Design path_math, start of the top module:
module path_math
    (input [11:0] location,  
     input [11:0] target,  
     input [4:0] current_orientation,  
     input clock,
     input enable,
     input reset,
     output reg done,
	  output reg [4:0] needed_orientation,  
     output reg [11:0] move_command);  
	parameter DEG360 = 5'h18;
	parameter DEG180 = 5'h0C;
	reg [3:0] state;
	parameter IDLE 			 			= 4'h0;
	parameter NEEDED_ORIENTATION_1	= 4'h1;
	parameter ONE_CYCLE_DELAY_1		= 4'h2;
	parameter NEEDED_ORIENTATION_2	= 4'h3;
	parameter ONE_CYCLE_DELAY_2		= 4'h4;
	parameter PTC_AND_ANGLE 			= 4'h5;
	parameter DELTAS						= 4'h6;
	parameter ABS_DELTA_QUAD 			= 4'h7;
   parameter ORIENT_BASE_ANGLE		= 4'h8;
	parameter ABS_DY_DIV_SIN			= 4'h9;
	parameter REPORT			 			= 4'hF;
	reg orientation_helper_enable;
   wire [4:0] orientation_t;
	wire orientation_done;
   orientation_math om (.r_theta_original(location),.r_theta_final(target),.orientation(orientation_t),
                        .enable(orientation_helper_enable),.done(orientation_done),.reset(reset),.clock(clock));
   reg [4:0] angle;
	reg signed [8:0] x_location;
	reg signed [8:0] y_location;
	reg signed [8:0] x_target;
	reg signed [8:0] y_target;
	wire signed [8:0] x_location_t;
	wire signed [8:0] y_location_t;
	wire signed [8:0] x_target_t;
	wire signed [8:0] y_target_t;
	polar_to_cartesian ptc_original (.r_theta(location),.x_value(x_location_t),.y_value(y_location_t));
  ...
Size in the first run: roughly 50 I/O pins.
Settings: LEC_CHECK=0, ABC_AREA=1, CAP_MARGIN=20, CORE_MARGIN=2, CORE_UTILIZATION=72, CTS_CLUSTER_SIZE=15, PLACE_DENSITY_LB_ADDON=0.16, SETUP_SLACK_MARGIN=1.89, SLEW_MARGIN=20; clock period 11.8 ns.
run.sh (not shown) runs the stock make flow with config.mk's settings and CLKGATE_MAP_FILE=.
The first run produced a clean layout.
Edit:
--- a/flow/config.mk
+++ b/flow/config.mk
@@ -7,3 +7,2 @@
 export LEC_CHECK = 0
-export ABC_AREA = 1
 export CAP_MARGIN = 20
@@ -11,5 +10,3 @@
 export CORE_UTILIZATION = 72
-export CTS_CLUSTER_SIZE = 15
-export PLACE_DENSITY_LB_ADDON = 0.16
-export SETUP_SLACK_MARGIN = 1.89
+export CTS_CLUSTER_SIZE = 32
 export SLEW_MARGIN = 20
==> flow/constraint.sdc (replaced) <==
create_clock -name core_clock -period 7.75 [get_ports {clock}]
set_input_delay 1.5500 -clock core_clock [delete_from_list [all_inputs] [get_ports {clock}]]
set_output_delay 1.5500 -clock core_clock [all_outputs]
set_load 0.01 [all_outputs]
After rerunning: The changed run finished with negative setup slack left. Setup slack got worse by 3.1 ns. Routed wire length rose by 6.5%.
Edit:
--- a/flow/config.mk
+++ b/flow/config.mk
@@ -9,4 +9,4 @@
 export CORE_MARGIN = 2
-export CORE_UTILIZATION = 72
-export CTS_CLUSTER_SIZE = 32
+export CORE_UTILIZATION = 58
+export SETUP_SLACK_MARGIN = 2.18
 export SLEW_MARGIN = 20
==> flow/constraint.sdc (replaced) <==
create_clock -name core_clock -period 8.71 [get_ports {clock}]
set_input_delay 1.7420 -clock core_clock [delete_from_list [all_inputs] [get_ports {clock}]]
set_output_delay 1.7420 -clock core_clock [all_outputs]
set_load 0.01 [all_outputs]
The new run completed, yet does not pass: negative setup slack.
Flip-flop count is unchanged.
Setup slack improved by 0.88 ns.
First-iteration DRC count decreases by 38%.
Synthesized area stays the same.
Global-route usage decreases by 9.3 points.
Clock-buffer cell count increases by 2.
Final area increases by 0.43%.

========
Starting RTL as in the previous note.
Settings: LEC_CHECK=0, CAP_MARGIN=20, CORE_MARGIN=2, CORE_UTILIZATION=44, SLEW_MARGIN=20; clock period 11.0 ns.
The first run passed the timing, design-rule and antenna checks.
Rerun with:
CORE_UTILIZATION = 72   (was 44)
MAX_ROUTING_LAYER = met4   (was unset)
PLACE_DENSITY_LB_ADDON = 0.02   (was unset)
SETUP_SLACK_MARGIN = 2.74   (was unset)
clock period = 9.6 ns   (was 11.0 ns; I/O delays follow)
The changed run produced a layout that fails on max-capacitance violations, max-slew violations, negative setup slack.
Core utilization rose by 38 points.
Die area is lower by 38%.
Synthesized area stays the same.
Non-clock buffer count increases by 307.
Setup slack got worse by 1.1 ns.
Count of clock-buffer cells in the layout came out lower by 5.
Cell area grows by 8.6%.
Via count is higher by 20%.
Routed wire length rises by 34%.
First-iteration DRC count came out higher by 99%.
Rerun with:
ABC_AREA = 1   (was unset)
CORE_UTILIZATION = 65   (was 72)
MAX_ROUTING_LAYER = unset   (was met4)
PLACE_DENSITY_LB_ADDON = unset   (was 0.02)
SETUP_SLACK_MARGIN = unset   (was 2.74)
clock period = 8.41 ns   (was 9.6 ns; I/O delays follow)
=> With this change the flow passed the timing, design-rule and antenna checks. Hold slack gets worse by 0.0085 ns. Setup slack gets better by 0.66 ns. Area after synthesis goes up by about 7%. First-iteration DRC count goes down by about 20%.
Rerun with:
ABC_AREA = unset   (was 1)
CORE_UTILIZATION = 40   (was 65)
CTS_CLUSTER_SIZE = 16   (was unset)
GPL_TIMING_DRIVEN = 0   (was unset)
HOLD_SLACK_MARGIN = 0.06   (was unset)
clock period = 12.0 ns   (was 8.41 ns; I/O delays follow)
Effect: Final area fell by 14%. Die area rose by about 50%. First-iteration DRC count fell by about 40%. Clock skew rose by 0.020 ns.
Rerun with:
CORE_UTILIZATION = 66   (was 40)
CTS_CLUSTER_SIZE = unset   (was 16)
GPL_TIMING_DRIVEN = unset   (was 0)
HOLD_SLACK_MARGIN = unset   (was 0.06)
clock period = 8.88 ns   (was 12.0 ns; I/O delays follow)
Now the flow finished with negative setup slack left.
Area after synthesis is unchanged.
Global-route usage went up by 12 points.
Wire length went down by about 0.45%.
Cell area went up by 6.9%.
Non-clock buffer count went up by 319.
Final cell count went down by about 4.5%.
Count of clock-buffer cells in the layout went up by 1.
Via count went up by about 6%.
Rerun with:
CORE_UTILIZATION = 40   (was 66)
clock period = 11.0 ns   (was 8.88 ns; I/O delays follow)
The changed run ran to the end with no violations.
Cell count rises by 4.9%.
Clock skew stays flat.
Cell area drops by 5.5%.
Worst setup slack is better by 0.62 ns.
Routed wire length stays flat.
Global-route usage went down by 12 points.
Non-clock buffer count goes down by 310.
Synthesized area stays the same.
Count of clock-buffer cells in the layout came out lower by 5.

========
path_math again, from the RTL that the note above started with.
Settings: LEC_CHECK=0, CAP_MARGIN=15, CORE_MARGIN=2, CORE_UTILIZATION=72, CTS_CLUSTER_DIAMETER=256, SETUP_SLACK_MARGIN=-0.73, SLEW_MARGIN=40; clock period 7.29 ns.
The starting point completed, yet does not pass: setup timing.
Change:
Settings changed: CAP_MARGIN 15 to 20, CORE_UTILIZATION 72 to 40, CTS_CLUSTER_DIAMETER 256 to not set, SETUP_SLACK_MARGIN -0.73 to not set, SLEW_MARGIN 40 to 20.
Clock period 7.29 ns to 12.0 ns, I/O delays scaled along.
Effect: With this change the flow passed the timing, design-rule and antenna checks. Via count fell by 13%. Cell count rose by 3.0%. Sequential share of layout area rose by 1.5 points.
Change:
Settings changed: CORE_UTILIZATION 40 to 72, MAX_ROUTING_LAYER set to met4.
Clock period 12.0 ns to 7.36 ns, I/O delays scaled along.
The changed run completed and failed the layout checks on setup timing. Wire length is higher by 25%. Synthesized cell count stays the same. Area after synthesis does not change. Sequential cell count does not change. Cell count fell by 2.6%. Design area grows by 11%. Worst setup slack is worse by 2.5 ns.
Change:
Settings changed: CORE_UTILIZATION 72 to 11, MAX_ROUTING_LAYER met4 to not set.
Clock period 7.36 ns to 12.8 ns, I/O delays scaled along.
- The new run completed without violations
- non-clock buffer count went down by 465
- design area came out lower by 0.41%
- wire length is lower by 16%
- register-to-register slack gets better by 5.8 ns
- utilization falls by 74 points
- synthesized cell count stays the same
- via count decreases by 15%

========
Starting RTL as in the previous note.
make LEC_CHECK=0 ABC_AREA=1 CAP_MARGIN=20 CELL_PAD_IN_SITES_DETAIL_PLACEMENT=0 CELL_PAD_IN_SITES_GLOBAL_PLACEMENT=1 CORE_ASPECT_RATIO=1.07 CORE_MARGIN=2 CORE_UTILIZATION=16 CTS_CLUSTER_DIAMETER=328 GPL_ROUTABILITY_DRIVEN=0 GPL_TIMING_DRIVEN=1 MAX_ROUTING_LAYER=met4 PLACE_DENSITY_LB_ADDON=0.19 SETUP_SLACK_MARGIN=-0.87 SLEW_MARGIN=15 TNS_END_PERCENT=15 finish   # period 10.1 ns
The first run ran to the end with no violations.
Rerun with:
CELL_PAD_IN_SITES_GLOBAL_PLACEMENT = unset   (was 1)
PLACE_DENSITY_LB_ADDON = 0.27   (was 0.19)
SLEW_MARGIN = 35   (was 15)
Result: Maximum frequency climbs slightly. Worst hold slack loses 0.0087 ns. Die area stays the same. Final area shrinks slightly. Synthesized cell count does not change. Cell count is lower slightly. Register-to-register slack gets better by 0.15 ns. Routed wire length came out lower by roughly a tenth.

========
== job 1258 ==
path_math again, from the RTL that the note above started with.
==> flow/config.mk <==
export PLATFORM = sky130hd
export DESIGN_NAME = path_math
export DESIGN_NICKNAME = path_math
export VERILOG_FILES = /design/flow/design.v
export SDC_FILE = /design/flow/constraint.sdc
export NUM_CORES = 4
export LEC_CHECK = 0
export CAP_MARGIN = 15
export CORE_MARGIN = 2
export CORE_UTILIZATION = 72
export CTS_CLUSTER_DIAMETER = 256
export PLACE_DENSITY_LB_ADDON = 0.02
export SETUP_SLACK_MARGIN = 2.07
export SLEW_MARGIN = 40
==> flow/constraint.sdc <==
create_clock -name core_clock -period 7.29 [get_ports {clock}]
set_input_delay 1.4580 -clock core_clock [delete_from_list [all_inputs] [get_ports {clock}]]
set_output_delay 1.4580 -clock core_clock [all_outputs]
set_load 0.01 [all_outputs]
[job 1258] flow finished | final checks: failed | reasons: setup timing
What job 3438 does differently from job 1258 at the input level:
# job 1258
export LEC_CHECK = 0
export CAP_MARGIN = 15
export CORE_MARGIN = 2
export CORE_UTILIZATION = 72
export CTS_CLUSTER_DIAMETER = 256
export PLACE_DENSITY_LB_ADDON = 0.02
export SETUP_SLACK_MARGIN = 2.07
export SLEW_MARGIN = 40
create_clock -name core_clock -period 7.29 [get_ports {clock}]
# job 3438
export LEC_CHECK = 0
export CAP_MARGIN = 15
export CORE_ASPECT_RATIO = 0.9
export CORE_MARGIN = 2
export CORE_UTILIZATION = 72
export CTS_CLUSTER_SIZE = 31
export SETUP_SLACK_MARGIN = -0.62
export SLEW_MARGIN = 40
create_clock -name core_clock -period 6.1 [get_ports {clock}]
Results
In job 1258 the implementation completed, yet the final layout does not meet the checks, the culprit being setup timing.
In job 3438 the implementation ran to completion but is not tape-out ready, as the final checks report setup timing.
Against job 1258, job 3438 reports a met1 demand-to-capacity share in global routing that is higher.
The core of job 3438 is less densely filled than that of job 1258.
Looking at number of global-route vias before repair, job 3438 sits below job 1258.
[inputs] job 5985 vs job 3438
# job 3438
export LEC_CHECK = 0
export CAP_MARGIN = 15
export CORE_ASPECT_RATIO = 0.9
export CORE_MARGIN = 2
export CORE_UTILIZATION = 72
export CTS_CLUSTER_SIZE = 31
export SETUP_SLACK_MARGIN = -0.62
export SLEW_MARGIN = 40
create_clock -name core_clock -period 6.1 [get_ports {clock}]
# job 5985
export LEC_CHECK = 0
export CAP_MARGIN = 10
export CORE_MARGIN = 2
export CORE_UTILIZATION = 72
export CTS_CLUSTER_SIZE = 32
export SETUP_SLACK_MARGIN = -0.68
export SLEW_MARGIN = 20
create_clock -name core_clock -period 7.75 [get_ports {clock}]
Results
- Finished, but not clean: job 5985, with setup timing.
- Re minimum hold slack: job 5985 is 0.0062 ns down on job 3438.
- Compared with job 3438, in job 5985 wire length of the first global-routing pass moved down, layout clock buffer count closely matched the old numbers, sequential share of layout area went up, placed wire-length estimate after detailed placement lost about 1.7%.
- Die area: job 5985 vs job 3438 — no meaningful difference
Input changes introduced in job 3819 (baseline for comparison: job 5985):
# job 5985
export LEC_CHECK = 0
export CAP_MARGIN = 10
export CORE_MARGIN = 2
export CORE_UTILIZATION = 72
export CTS_CLUSTER_SIZE = 32
export SETUP_SLACK_MARGIN = -0.68
export SLEW_MARGIN = 20
create_clock -name core_clock -period 7.75 [get_ports {clock}]
# job 3819
export LEC_CHECK = 0
export ABC_AREA = 1
export CAP_MARGIN = 20
export CORE_MARGIN = 2
export CORE_UTILIZATION = 72
export CTS_CLUSTER_SIZE = 15
export SETUP_SLACK_MARGIN = -0.81
export SLEW_MARGIN = 20
create_clock -name core_clock -period 8.22 [get_ports {clock}]
--- outcome ---
Job 5985 had finished all stages when the layout checks came back failing, citing setup timing. Job 3819 ran in full, but the layout does not pass; the checks complain about setup timing. Side by side, sequential share of layout area turned out lower in job 3819 than in job 5985. Post-route worst setup slack in job 3819 vs job 5985: up 0.29 ns. Relative to job 5985, die width has gone up in job 3819. Share of the core filled by cells before placement delta (job 3819 -> job 5985): insignificant. Relative to job 5985, global-route usage increased by 6.0 points in job 3819. Job 5985 has a lower data required time of the critical path than job 3819. Job 5985 reports its capturing instance or port of the critical path as om.x_original[7]$_DFFE_PP_ while job 3819 reports x_target[7]$_SDFFE_PP0P_. Number of inverters outside the clock class in the layout ended up 443 higher on job 3819 than on job 5985.

========
## run 1
path_math again, from the RTL that the note above started with.
// path_math
module path_math
    (input [11:0] location,  
     input [11:0] target,  
     input [4:0] current_orientation,  
     input clock,
     input enable,
     input reset,
     output reg done,
	  output reg [4:0] needed_orientation,  
     output reg [11:0] move_command);
==> flow/config.mk <==
export PLATFORM = sky130hd
export DESIGN_NAME = path_math
export DESIGN_NICKNAME = path_math
export VERILOG_FILES = /design/flow/design.v
export SDC_FILE = /design/flow/constraint.sdc
export NUM_CORES = 4
export LEC_CHECK = 0
export ABC_AREA = 1
export CAP_MARGIN = 20
export CELL_PAD_IN_SITES_DETAIL_PLACEMENT = 0
export CORE_ASPECT_RATIO = 1.07
export CORE_MARGIN = 2
export CORE_UTILIZATION = 70
export CTS_CLUSTER_DIAMETER = 328
export CTS_CLUSTER_SIZE = 13
export GPL_ROUTABILITY_DRIVEN = 0
export GPL_TIMING_DRIVEN = 1
export MAX_ROUTING_LAYER = met4
export PLACE_DENSITY_LB_ADDON = 0.09
export SETUP_SLACK_MARGIN = -0.43
export SLEW_MARGIN = 35
export TNS_END_PERCENT = 15
==> flow/constraint.sdc <==
create_clock -name core_clock -period 8.4 [get_ports {clock}]
set_input_delay 1.6800 -clock core_clock [delete_from_list [all_inputs] [get_ports {clock}]]
set_output_delay 1.6800 -clock core_clock [all_outputs]
set_load 0.01 [all_outputs]
Run 1: all stages done; final checks FAILED (negative setup slack).
Relative to run 1, the following input files were edited for run 2:
Settings: CTS_CLUSTER_SIZE removed (was 13); CORE_UTILIZATION changed from 70 to 30; CELL_PAD_IN_SITES_DETAIL_PLACEMENT changed from 0 to 1; the clock period (ns, I/O delays scaled along) changed from 8.4 to 10.1.
[summary]
Run 2: PASS, flow complete, no timing, DRC or antenna violations
Run 2: total routing usage reported by global routing is 18 points lower than what run 1 reported.
Compared to run 1, run 2 leaves more free space in the core.
The first-pass GRT wire length in run 2 is 1.17 times that in run 1.
Of run 2 and run 1, it is run 2 that has the higher sequential share of layout area.
Compared with run 1, run 2 shows a wire length that is about 18% higher.
Re via count: run 1 was higher than run 2.
Run 2 falls short of run 1 in die area.
Run 2 vs run 1: filler-free cell count of the finished design up by more than 10%
Run 2 against run 1: number of clock sinks saw little to no change; cell area after layout lost 0.0014 mm2.
Input changes introduced in run 3 (baseline for comparison: run 2):
Settings: CORE_UTILIZATION changed from 30 to 72; TNS_END_PERCENT changed from 15 to 80; CELL_PAD_IN_SITES_DETAIL_PLACEMENT changed from 1 to 0; CTS_CLUSTER_SIZE newly set to 13; the clock period (ns, I/O delays scaled along) changed from 10.1 to 6.98.
Notes after the runs:
- Run 3 did not finish; the tool stopped in global routing (5_1_grt) with error GRT-0183.
- Compared to run 2, run 3 has row count 51 lower.
- Relative to run 2, the placeable core area measured on run 3 has decreased by more than half.
- Buffers inserted during post-CTS setup optimization (lower): run 2
- From run 2 to run 3 the numbers moved as follows: mapped cell area flat; post-place setup slack down 2.12 ns; horizontal die dimension down 130 um; sum of net half-perimeters after detailed placement down 19,000 um; number of buffers created by CTS down 24%.
- Diff run 2 -> run 3 | die area | down by more than half
